==> flow/design.v (excerpt) <==
module RV32I_Core (
    input  logic        clk,
    input  logic        reset,
    input  logic [31:0] instrCode,
    output logic [31:0] instrMemAddr,
    output logic        dataWe,
    output logic [31:0] dataAddr,
    output logic [31:0] dataWData,
    input  logic [31:0] dataRData,
    output logic        transfer,
    input  logic        ready
);
clock: 7.32 ns
lec_check: 0
cap_margin: 20
core_margin: 2
core_utilization: 53
slew_margin: 20
run.sh (not shown) runs the stock make flow with config.mk's settings and CLKGATE_MAP_FILE=.
The baseline passed the timing, design-rule and antenna checks.
Rerun with:
Settings changed: CORE_UTILIZATION 53 to 61, CTS_CLUSTER_SIZE set to 41, MAX_ROUTING_LAYER set to met4.
Clock period 7.32 ns to 4.07 ns, I/O delays scaled along.
- Now the flow failed in global routing
- area after synthesis does not change
- die size came out lower by 13%
- synthesized cell count stays the same
Rerun with:
Settings changed: CAP_MARGIN 20 to 30, CORE_UTILIZATION 61 to 72, CTS_CLUSTER_DIAMETER set to 42, CTS_CLUSTER_SIZE 41 to 63, GPL_ROUTABILITY_DRIVEN set to 1, MAX_ROUTING_LAYER met4 to not set, PLACE_DENSITY set to 0.41, SETUP_SLACK_MARGIN set to 2.94, SLEW_MARGIN 20 to 15.
Clock period 4.07 ns to 9.99 ns, I/O delays scaled along.
Outcome:
- The changed run stopped in global routing, error GRT-0232
- area after synthesis stays the same
- synthesized cell count does not change
- die area came out lower by about 15%
Rerun with:
Settings changed: CAP_MARGIN 30 to 20, CORE_UTILIZATION 72 to 67, CTS_CLUSTER_DIAMETER 42 to not set, CTS_CLUSTER_SIZE 63 to 36, GPL_ROUTABILITY_DRIVEN 1 to not set, PLACE_DENSITY 0.41 to not set, SETUP_SLACK_MARGIN 2.94 to not set, SLEW_MARGIN 15 to 20.
Clock period 9.99 ns to 5.27 ns, I/O delays scaled along.
Effect: The changed run failed in global routing (GRT-0116); synthesized cell count does not change; area after synthesis does not change; die size went up by 7.4%.
Rerun with:
Settings changed: CORE_UTILIZATION 67 to 57, CTS_CLUSTER_DIAMETER set to 28, CTS_CLUSTER_SIZE 36 to not set, MAX_ROUTING_LAYER set to met4, SETUP_SLACK_MARGIN set to 0.97.
Clock period 5.27 ns to 4.07 ns, I/O delays scaled along.
Effect: This time the run finished with negative setup slack left; die size grows by about a fifth; synthesized area does not change; synthesized cell count stays the same.
Rerun with:
Settings changed: CAP_MARGIN 20 to 15, CORE_UTILIZATION 57 to 72, CTS_CLUSTER_DIAMETER 28 to 226, CTS_CLUSTER_SIZE set to 33, MAX_ROUTING_LAYER met4 to not set, SETUP_SLACK_MARGIN 0.97 to -0.41, SLEW_MARGIN 20 to 40.
Clock period 4.07 ns to 4.26 ns, I/O delays scaled along.
The changed run died in detailed placement on DPL-0033.
Synthesized cell count does not change.
Synthesized area does not change.
Die size came out lower by about a fifth.

* * *

RV32I_Core again, from the RTL that the note above started with.
Design RV32I_Core, start of the top module:
module RV32I_Core (
    input  logic        clk,
    input  logic        reset,
    input  logic [31:0] instrCode,
    output logic [31:0] instrMemAddr,
    output logic        dataWe,
    output logic [31:0] dataAddr,
    output logic [31:0] dataWData,
    input  logic [31:0] dataRData,
    output logic        transfer,
    input  logic        ready
);
clock: 7.32 ns
lec_check: 0
cap_margin: 20
core_margin: 2
core_utilization: 40
slew_margin: 20
Rerun with:
CAP_MARGIN = 40   (was 20)
CELL_PAD_IN_SITES_DETAIL_PLACEMENT = 2   (was unset)
CELL_PAD_IN_SITES_GLOBAL_PLACEMENT = 3   (was unset)
CORE_UTILIZATION = 71   (was 40)
CTS_CLUSTER_DIAMETER = 80   (was unset)
CTS_CLUSTER_SIZE = 66   (was unset)
GPL_TIMING_DRIVEN = 0   (was unset)
HOLD_SLACK_MARGIN = 0.14   (was unset)
MAX_ROUTING_LAYER = met4   (was unset)
MIN_ROUTING_LAYER = met2   (was unset)
SETUP_SLACK_MARGIN = 1.8   (was unset)
clock period = 8.0 ns   (was 7.32 ns; I/O delays follow)
This time the run ended with an error in global placement without I/O (3_1_place_gp_skip_io) with GPL-0301.
Die area fell by 43%.
Synthesized cell count stays the same.
Area after synthesis stays the same.
Rerun with:
CAP_MARGIN = 20   (was 40)
CELL_PAD_IN_SITES_DETAIL_PLACEMENT = unset   (was 2)
CELL_PAD_IN_SITES_GLOBAL_PLACEMENT = unset   (was 3)
CORE_UTILIZATION = 57   (was 71)
CTS_CLUSTER_DIAMETER = unset   (was 80)
CTS_CLUSTER_SIZE = unset   (was 66)
GPL_TIMING_DRIVEN = unset   (was 0)
HOLD_SLACK_MARGIN = unset   (was 0.14)
MAX_ROUTING_LAYER = unset   (was met4)
MIN_ROUTING_LAYER = unset   (was met2)
SETUP_SLACK_MARGIN = 1.12   (was 1.8)
clock period = 4.07 ns   (was 8.0 ns; I/O delays follow)
Outcome: The changed run finished but fails on setup timing; die size is higher by 24%; synthesized cell count stays the same; synthesized area is unchanged.
Rerun with:
SETUP_SLACK_MARGIN = unset   (was 1.12)
After rerunning: The new run produced a layout that fails on setup timing. Routed wire length falls by 0.41%. Die area is unchanged. Worst hold slack is about the same. Register-to-register slack gains 0.07 ns. Global-route usage falls by 0.10 points. Cell count stays flat. Area after synthesis is unchanged. Final area falls by about 0.5%.
Rerun with:
CORE_UTILIZATION = 40   (was 57)
clock period = 8.0 ns   (was 4.07 ns; I/O delays follow)
With this change the flow went through all stages and came out clean. Cell count drops by 5.7%. Flip-flop count stays the same. Die area climbs by 42%. Hold slack loses 0.0046 ns. Non-clock buffer count drops by 1047. Core utilization drops by 29 points. Synthesized cell count stays the same.
Rerun with:
CORE_UTILIZATION = 58   (was 40)
clock period = 5.42 ns   (was 8.0 ns; I/O delays follow)
What happened: This time the run finished but fails on setup timing. Final cell count stays flat. Design area grows by 9.5%. Wire length grows by 32%.

* * *

RV32I_Core again, from the RTL that the note above started with.
Settings: LEC_CHECK=0, ABC_AREA=1, CAP_MARGIN=30, CELL_PAD_IN_SITES_GLOBAL_PLACEMENT=2, CORE_ASPECT_RATIO=0.57, CORE_MARGIN=2, CORE_UTILIZATION=59, CTS_CLUSTER_DIAMETER=263, GPL_ROUTABILITY_DRIVEN=1, GPL_TIMING_DRIVEN=0, HOLD_SLACK_MARGIN=-0.02, MIN_ROUTING_LAYER=met1, PLACE_DENSITY_LB_ADDON=0.2, SETUP_SLACK_MARGIN=2.65, SLEW_MARGIN=10, TNS_END_PERCENT=45; clock period 10.3 ns.
The baseline never finished: it broke off in global placement without I/O on FLW-0024.
==> next run, changes <==
ABC_AREA = not set   (was 1)
CAP_MARGIN = 15   (was 30)
CELL_PAD_IN_SITES_GLOBAL_PLACEMENT = not set   (was 2)
CORE_ASPECT_RATIO = not set   (was 0.57)
CORE_UTILIZATION = 72   (was 59)
CTS_CLUSTER_DIAMETER = 226   (was 263)
CTS_CLUSTER_SIZE = 33   (was not set)
GPL_ROUTABILITY_DRIVEN = not set   (was 1)
GPL_TIMING_DRIVEN = not set   (was 0)
HOLD_SLACK_MARGIN = not set   (was -0.02)
MIN_ROUTING_LAYER = not set   (was met1)
PLACE_DENSITY_LB_ADDON = not set   (was 0.2)
SETUP_SLACK_MARGIN = not set   (was 2.65)
SLEW_MARGIN = 20   (was 10)
TNS_END_PERCENT = not set   (was 45)
clock period = 4.37 ns   (was 10.3 ns; I/O delays follow)
=> This time the run aborted during clock tree synthesis on DPL-0033. Die area goes down by about a fifth. Area after synthesis goes down by a few percent. Synthesized cell count goes down by well over a third.
